v38:
==> flow/design.v <==
module pwmblink(
    input  logic clk,
    input  logic rst,
    output logic RGB_R,
    output logic RGB_B,
    output logic RGB_G
);
    parameter CLKMAX = 12000000;  
    logic [31:0] counter;
    logic [8:0] x;  
    logic [7:0] sharktooth;  
    logic [7:0] red;
    logic [7:0] green;
    logic [7:0] blue;
    always_ff @(posedge clk) begin
        if (rst) begin
            counter <= 0;
            x <= 0;
            sharktooth <= 0;
        end else begin
        if (counter >= CLKMAX/360) begin
            counter <= 0;
            if (x >= 359) begin
                x <= 0;
            end
            else begin
                x <= x + 1;
            end
            end
        else begin
            counter <= counter + 1;
        end
        sharktooth <= sharktooth + 1;
        end
    end
    always_comb begin
        if(x < 60) begin
            green = 255*x/60;
            blue = 0;
            red  = 255;
        end else if (x < 120) begin
            green = 255;
            blue = 0;
            red  = 255 - 255*(x-60)/60;
        end else if (x < 180) begin
            green = 255;
            blue = 255*(x-120)/60;
            red  = 0;
        end else if (x < 240) begin
            green = 255 - 255*(x-180)/60;
            blue = 255;
            red  = 0;
        end else if (x < 300) begin
            green = 0;
            blue = 255;
            red  = 255*(x-240)/60;
        end else begin
            green = 0;
            blue = 255 - 255*(x-300)/60;
            red  = 255;
        end
    end
    assign {RGB_R, RGB_G, RGB_B} = {sharktooth < red, sharktooth < green, sharktooth < blue};
endmodule
export LEC_CHECK = 0
export ABC_AREA = 1
export CAP_MARGIN = 20
export CELL_PAD_IN_SITES_DETAIL_PLACEMENT = 0
export CORE_ASPECT_RATIO = 0.5
export CORE_MARGIN = 2
export CORE_UTILIZATION = 36
export CTS_CLUSTER_DIAMETER = 229
export CTS_CLUSTER_SIZE = 54
export GPL_TIMING_DRIVEN = 0
export MIN_ROUTING_LAYER = met1
export SETUP_SLACK_MARGIN = -0.32
export SLEW_MARGIN = 40
export TNS_END_PERCENT = 5
create_clock -name core_clock -period 34.5 [get_ports {clk}]
run.sh (not shown) runs the stock make flow with config.mk's settings and CLKGATE_MAP_FILE=.
Inputs modified between v38 and v11:
- CTS_CLUSTER_DIAMETER no longer set, was 229
- SETUP_SLACK_MARGIN no longer set, was -0.32
- MIN_ROUTING_LAYER no longer set, was met1
- CORE_UTILIZATION now 64, was 36
- TNS_END_PERCENT no longer set, was 5
- CELL_PAD_IN_SITES_DETAIL_PLACEMENT no longer set, was 0
- CTS_CLUSTER_SIZE no longer set, was 54
- CORE_ASPECT_RATIO no longer set, was 0.5
- SLEW_MARGIN now 20, was 40
- GPL_TIMING_DRIVEN no longer set, was 0
- the clock period (ns, I/O delays scaled along) now 34.8, was 34.5
--- outcome ---
- In the metrics for v38 and v11, the one carrying the higher critical path depth is v38.
- On total wire length after detailed routing, the higher figure sits with v11, not v38.
- Of v38 and v11, v11 shows the lower part of the total power dissipated in combinational logic, with v38 above it.
What v50 does differently from v11 at the input level:
- ABC_AREA no longer set, was 1
- CORE_UTILIZATION now 40, was 64
- the clock period (ns, I/O delays scaled along) now 40.0, was 34.8
- Taking v11 as the reference, in v50 routed length per placed instance has increased, post-layout net count went down 349, count of cells along the worst hold path picked up an extra 1.
- For v11, the topmost layer with routed signal wires was met4, unlike v50, where it was met5.
- Total of plain and repair buffers excluding clock buffers (lower): v11
- The wire length of v50 is higher than that of v11.
Inputs modified between v50 and v16:
- SETUP_SLACK_MARGIN now 5.0, previously not set
- TNS_END_PERCENT now 20, previously not set
- ABC_AREA now 1, previously not set
- CELL_PAD_IN_SITES_GLOBAL_PLACEMENT now 2, previously not set
- CTS_CLUSTER_SIZE now 98, previously not set
- CORE_MARGIN now 7, was 2
- CORE_ASPECT_RATIO now 0.5, previously not set
- CTS_CLUSTER_DIAMETER now 235, previously not set
- PLACE_DENSITY_LB_ADDON now 0.06, previously not set
- CAP_MARGIN now 5, was 20
Results
Comparing v50 and v16, the higher depth of the critical timing path with buffers and inverters included was measured on v16. Number of distinct standard cells referenced by the synthesized netlist, v50 and v16: larger value in v50. Compared with v50, in v16 number of inverters outside the clock class in the layout up 197, proportion of final cell area spent on non-clock buffers now smaller, layout-stage area growth over the synthesis result shrank by 0.39 points. [compare] base=v50 new=v16: sequential fraction of design power grew by 0.2 points, clock transition at the registers of the reported paths grew by 30 ps.

RTL: the design.v shown in full above, as it stands there.
==> flow/config.mk <==
export PLATFORM = sky130hd
export DESIGN_NAME = pwmblink
export DESIGN_NICKNAME = pwmblink
export VERILOG_FILES = /design/flow/design.v
export SDC_FILE = /design/flow/constraint.sdc
export NUM_CORES = 4
export LEC_CHECK = 0
export ABC_AREA = 1
export CAP_MARGIN = 5
export CELL_PAD_IN_SITES_GLOBAL_PLACEMENT = 2
export CORE_MARGIN = 7
export CORE_UTILIZATION = 40
export CTS_CLUSTER_DIAMETER = 373
export CTS_CLUSTER_SIZE = 98
export PLACE_DENSITY_LB_ADDON = 0.06
export SETUP_SLACK_MARGIN = -1.91
export SLEW_MARGIN = 20
export TNS_END_PERCENT = 20
==> flow/constraint.sdc <==
create_clock -name core_clock -period 40.0 [get_ports {clk}]
set_input_delay 8.0000 -clock core_clock [delete_from_list [all_inputs] [get_ports {clk}]]
set_output_delay 8.0000 -clock core_clock [all_outputs]
set_load 0.01 [all_outputs]
The first run completed with no timing, DRC or antenna violations.
==> next run, changes <==
Settings changed: ABC_AREA 1 to not set, CELL_PAD_IN_SITES_GLOBAL_PLACEMENT 2 to not set, CORE_MARGIN 7 to 2, CORE_UTILIZATION 40 to 67, CTS_CLUSTER_DIAMETER 373 to 351, CTS_CLUSTER_SIZE 98 to not set, PLACE_DENSITY_LB_ADDON 0.06 to not set, SETUP_SLACK_MARGIN -1.91 to not set, TNS_END_PERCENT 20 to not set.
Clock period 40.0 ns to 15.1 ns, I/O delays scaled along.
Outcome: This time the run produced a layout that fails on setup timing. Die size falls by 45%. Routed wire length rises by 27%. Utilization rises by 46 points. Worst setup slack loses 19 ns. Global-route usage rises by 25 points. Final area rises by 24%. Count of clock-buffer cells in the layout falls by 1. Combinational power rises to 4.6 times its value. Total power rises to 4.2 times its value. First-iteration DRC count rises by 140%. Critical path depth falls by 26.
==> next run, changes <==
Settings changed: CAP_MARGIN 5 to 20, CORE_UTILIZATION 67 to 66, CTS_CLUSTER_DIAMETER 351 to not set.
Clock period 15.1 ns to 28.9 ns, I/O delays scaled along.
Outcome:
- The new run produced a clean layout
- via count came out lower by 20%
- wire length went down by 26%
- clock skew decreases by 0.0059 ns
==> next run, changes <==
Settings changed: ABC_AREA set to 1, CORE_UTILIZATION 66 to 68, CTS_CLUSTER_SIZE set to 97, PLACE_DENSITY set to 0.38.
Clock period 28.9 ns to 13.5 ns, I/O delays scaled along.
=> With this change the flow finished but failed the layout checks on setup timing. Cell area increases by about a fifth. Cell count increases by about a fifth. Die area decreases by a few percent. Clock-buffer cell count decreases by 1. Hold slack is about the same. Via count increases by roughly a tenth. Power increases to 2.7 times its value. First-iteration DRC count increases by a few percent. Synthesized area stays flat. Synthesized cell count increases by about a fifth. Critical path depth increases by 39.

== v6 ==
Starts from the design.v that is shown in full above.
==> flow/config.mk <==
export PLATFORM = sky130hd
export DESIGN_NAME = pwmblink
export DESIGN_NICKNAME = pwmblink
export VERILOG_FILES = /design/flow/design.v
export SDC_FILE = /design/flow/constraint.sdc
export NUM_CORES = 4
export LEC_CHECK = 0
export ABC_AREA = 1
export CAP_MARGIN = 20
export CORE_MARGIN = 2
export CORE_UTILIZATION = 72
export CTS_CLUSTER_DIAMETER = 382
export CTS_CLUSTER_SIZE = 97
export PLACE_DENSITY = 0.38
export SETUP_SLACK_MARGIN = 3.29
export SLEW_MARGIN = 20
export TNS_END_PERCENT = 10
==> flow/constraint.sdc <==
create_clock -name core_clock -period 13.5 [get_ports {clk}]
set_input_delay 2.7000 -clock core_clock [delete_from_list [all_inputs] [get_ports {clk}]]
set_output_delay 2.7000 -clock core_clock [all_outputs]
set_load 0.01 [all_outputs]
The layout from v6, despite a flow that completed every stage, fails the layout checks, with the failing checks listed as setup timing.
For v7, these inputs were changed with respect to v6:
- removing ABC_AREA (formerly 1)
- removing SETUP_SLACK_MARGIN (formerly 3.29)
- changing CORE_UTILIZATION from 72 to 40
- removing CTS_CLUSTER_SIZE (formerly 97)
- removing TNS_END_PERCENT (formerly 10)
- removing CTS_CLUSTER_DIAMETER (formerly 382)
- removing PLACE_DENSITY (formerly 0.38)
- changing the clock period (ns, I/O delays scaled along) from 13.5 to 30.2
## What came out
v7 completed; timing, DRC and antenna clean. As far as number of sequential cells goes, v7 and v6 are indistinguishable; the numbers are identical. Multi-input combinational cell count of v7 falls short of that of v6 by a little under 10%. From v6 to v7, count of clock-buffer cells in the layout did not move at all. Min number of antenna violations at the first check in global routing across v6 and v7: v6. Between v6 and v7, the flow reports total number of vias decreasing by more than 10%. From v6 to v7 the numbers moved as follows: logic depth of the worst path, buffers included fell 33; first-iteration DRC count lower. Summary: with v6 as the reference, number of library cell types mapped by synthesis in v7 moved up by more than half. v6 has a higher logic gate share of total power than v7. v7 packs its core looser than v6. Routed wire length delta for v7 relative to v6: 18% lower.

== run 2 ==
Starts from the design.v that is shown in full above.
==> flow/config.mk <==
export PLATFORM = sky130hd
export DESIGN_NAME = pwmblink
export DESIGN_NICKNAME = pwmblink
export VERILOG_FILES = /design/flow/design.v
export SDC_FILE = /design/flow/constraint.sdc
export NUM_CORES = 4
export LEC_CHECK = 0
export CAP_MARGIN = 5
export CORE_MARGIN = 2
export CORE_UTILIZATION = 70
export CTS_CLUSTER_DIAMETER = 351
export CTS_CLUSTER_SIZE = 40
export SETUP_SLACK_MARGIN = -0.28
export SLEW_MARGIN = 20
==> flow/constraint.sdc <==
create_clock -name core_clock -period 15.1 [get_ports {clk}]
set_input_delay 3.0200 -clock core_clock [delete_from_list [all_inputs] [get_ports {clk}]]
set_output_delay 3.0200 -clock core_clock [all_outputs]
set_load 0.01 [all_outputs]
As the logs show, run 2 stopped at global routing after a tool error, so it never reached the end of the flow.
### run 2 -> run 4
Settings: a deleted CTS_CLUSTER_DIAMETER that had been 351; a deleted CTS_CLUSTER_SIZE that had been 40; a deleted SETUP_SLACK_MARGIN that had been -0.28; a change of CORE_UTILIZATION from 70 to 40; a change of CAP_MARGIN from 5 to 20; a change of the clock period (ns, I/O delays scaled along) from 15.1 to 24.2.
==> comparison <==
| cell area after placement | run 4 vs run 2 | about 14% lower |. On boundary pin count, run 4 tracks run 2 almost exactly. Comparing run 2 against run 4, there is no change at all in number of synthesized register bits. In run 4 relative to run 2, number of cells after detailed placement had gone down by a few percent. Run 4 ended with every stage complete and zero timing, DRC or antenna violations. Cell row count went up by more than a quarter going from run 2 to run 4. The lower core box area came out of run 2. Number of buffers added for setup after CTS (lower): run 4. Reported for run 2 and run 4, area fraction in and, or, nand and nor cells after synthesis turned out identical to the last digit. Measured against each other, run 2 and run 4 differ in die extent in x, the higher figure coming from run 4. Run 4 vs. run 2: fraction of the core area occupied by cells at floorplan lost 30 points, overall chip area picked up an extra about 70%.
Power is estimated from default activity; no workload was simulated.
